==> inputs of harbor <==
==> flow/design.v (excerpt) <==
module PE (
    input              clk,
    input              CIM_en,
    input              STDW,  
    input              STDR,  
    input        [5:0] STD_A,  
    input        [3:0] weight_in,  
    input      [255:0] act_in,  
    output reg   [3:0] weight_out,  
    output reg  [13:0] PSUM  
);
reg  [255:0] weight;  
integer i;
always @(posedge clk) begin
    for (i = 0; i < 64; i = i+1) begin
        if (STDW && STD_A == i) begin  
            weight[4*i+3 -: 4] <= weight_in;
        end
    end
end
always@(*) begin
    weight_out = 4'b0;
    PSUM = 14'b0;
    if (STDW) begin  
    end
    else if (STDR) begin  
        weight_out = weight[4*STD_A+3 -: 4];
    end
    else begin  
        if (CIM_en) begin
            for (i = 0; i < 64; i = i+1) begin
                PSUM = PSUM + weight[4*i+3 -: 4] * act_in[4*i+3 -: 4];  
            end
        end
    end
end
endmodule
Settings: LEC_CHECK=0, ABC_AREA=1, CAP_MARGIN=20, CELL_PAD_IN_SITES_DETAIL_PLACEMENT=2, CELL_PAD_IN_SITES_GLOBAL_PLACEMENT=0, CORE_ASPECT_RATIO=1.57, CORE_MARGIN=2, CORE_UTILIZATION=16, CTS_CLUSTER_DIAMETER=285, GPL_ROUTABILITY_DRIVEN=1, GPL_TIMING_DRIVEN=1, MAX_ROUTING_LAYER=met5, MIN_ROUTING_LAYER=met2, PLACE_DENSITY_LB_ADDON=0.25, SLEW_MARGIN=0, TNS_END_PERCENT=15; clock period 32.0 ns.
run.sh (not shown) runs the stock make flow with config.mk's settings and CLKGATE_MAP_FILE=.
==> fjord: changes against harbor <==
- ABC_AREA: 1 -> default
- CELL_PAD_IN_SITES_DETAIL_PLACEMENT: 2 -> default
- CELL_PAD_IN_SITES_GLOBAL_PLACEMENT: 0 -> 1
- CORE_UTILIZATION: 16 -> 58
- CTS_CLUSTER_DIAMETER: 285 -> default
- CTS_CLUSTER_SIZE: default -> 11
- GPL_TIMING_DRIVEN: 1 -> default
- MAX_ROUTING_LAYER: met5 -> met4
- MIN_ROUTING_LAYER: met2 -> default
- PLACE_DENSITY: default -> 0.76
- PLACE_DENSITY_LB_ADDON: 0.25 -> default
==> flow/constraint.sdc (replaced) <==
create_clock -name core_clock -period 31.1 [get_ports {clk}]
set_input_delay 6.2200 -clock core_clock [delete_from_list [all_inputs] [get_ports {clk}]]
set_output_delay 6.2200 -clock core_clock [all_outputs]
set_load 0.01 [all_outputs]
==> garnet: changes against harbor <==
- CELL_PAD_IN_SITES_DETAIL_PLACEMENT: 2 -> default
- CELL_PAD_IN_SITES_GLOBAL_PLACEMENT: 0 -> default
- CORE_ASPECT_RATIO: 1.57 -> 0.62
- CORE_UTILIZATION: 16 -> 18
- CTS_CLUSTER_DIAMETER: 285 -> 283
- MAX_ROUTING_LAYER: met5 -> default
- MIN_ROUTING_LAYER: met2 -> default
- PLACE_DENSITY_LB_ADDON: 0.25 -> default
- SLEW_MARGIN: 0 -> 20
- TNS_END_PERCENT: 15 -> 55
==> flow/constraint.sdc (replaced) <==
create_clock -name core_clock -period 31.3 [get_ports {clk}]
set_input_delay 6.2600 -clock core_clock [delete_from_list [all_inputs] [get_ports {clk}]]
set_output_delay 6.2600 -clock core_clock [all_outputs]
set_load 0.01 [all_outputs]
==> qor summary <==
	harbor	fjord	garnet
Share of final layout cell area taken by non-clock buffers	5.42%	5.63%	5.27%
Critical Path Start	act_in[226]	act_in[183]	act_in[183]
Routing usage on met2	31.0%	65.2%	20.9%
Met1 track utilization from global routing	0%	39.9%	19.6%
Wire length of the first global-routing pass	340000 µm	213000 µm	275000 µm
Transition time at the pin with the least slew margin	1140 ps	1220 ps	1010 ps
TritonCTS Buffers	34	29	37
Yosys cell count	5639	4352	5639
Floorplan core density	16.1%	58.4%	18.1%
Non-clock buffer count	317	299	308
Net Count, Synth	7429	6142	7429
Status	no timing/DRC/antenna violations	no timing/DRC/antenna violations	no timing/DRC/antenna violations
Final clock-cell share	1.89%	1.50%	2.08%
Signed area change from the synthesized netlist to the final layout	19.1%	10.3%	17.4%
Adder-cell share of the synthesized area	54.3%	56.1%	54.3%
Vias per Instance	5.06	5.38	3.79
Endpoint of the most critical setup path	PSUM[11]	PSUM[11]	PSUM[13]
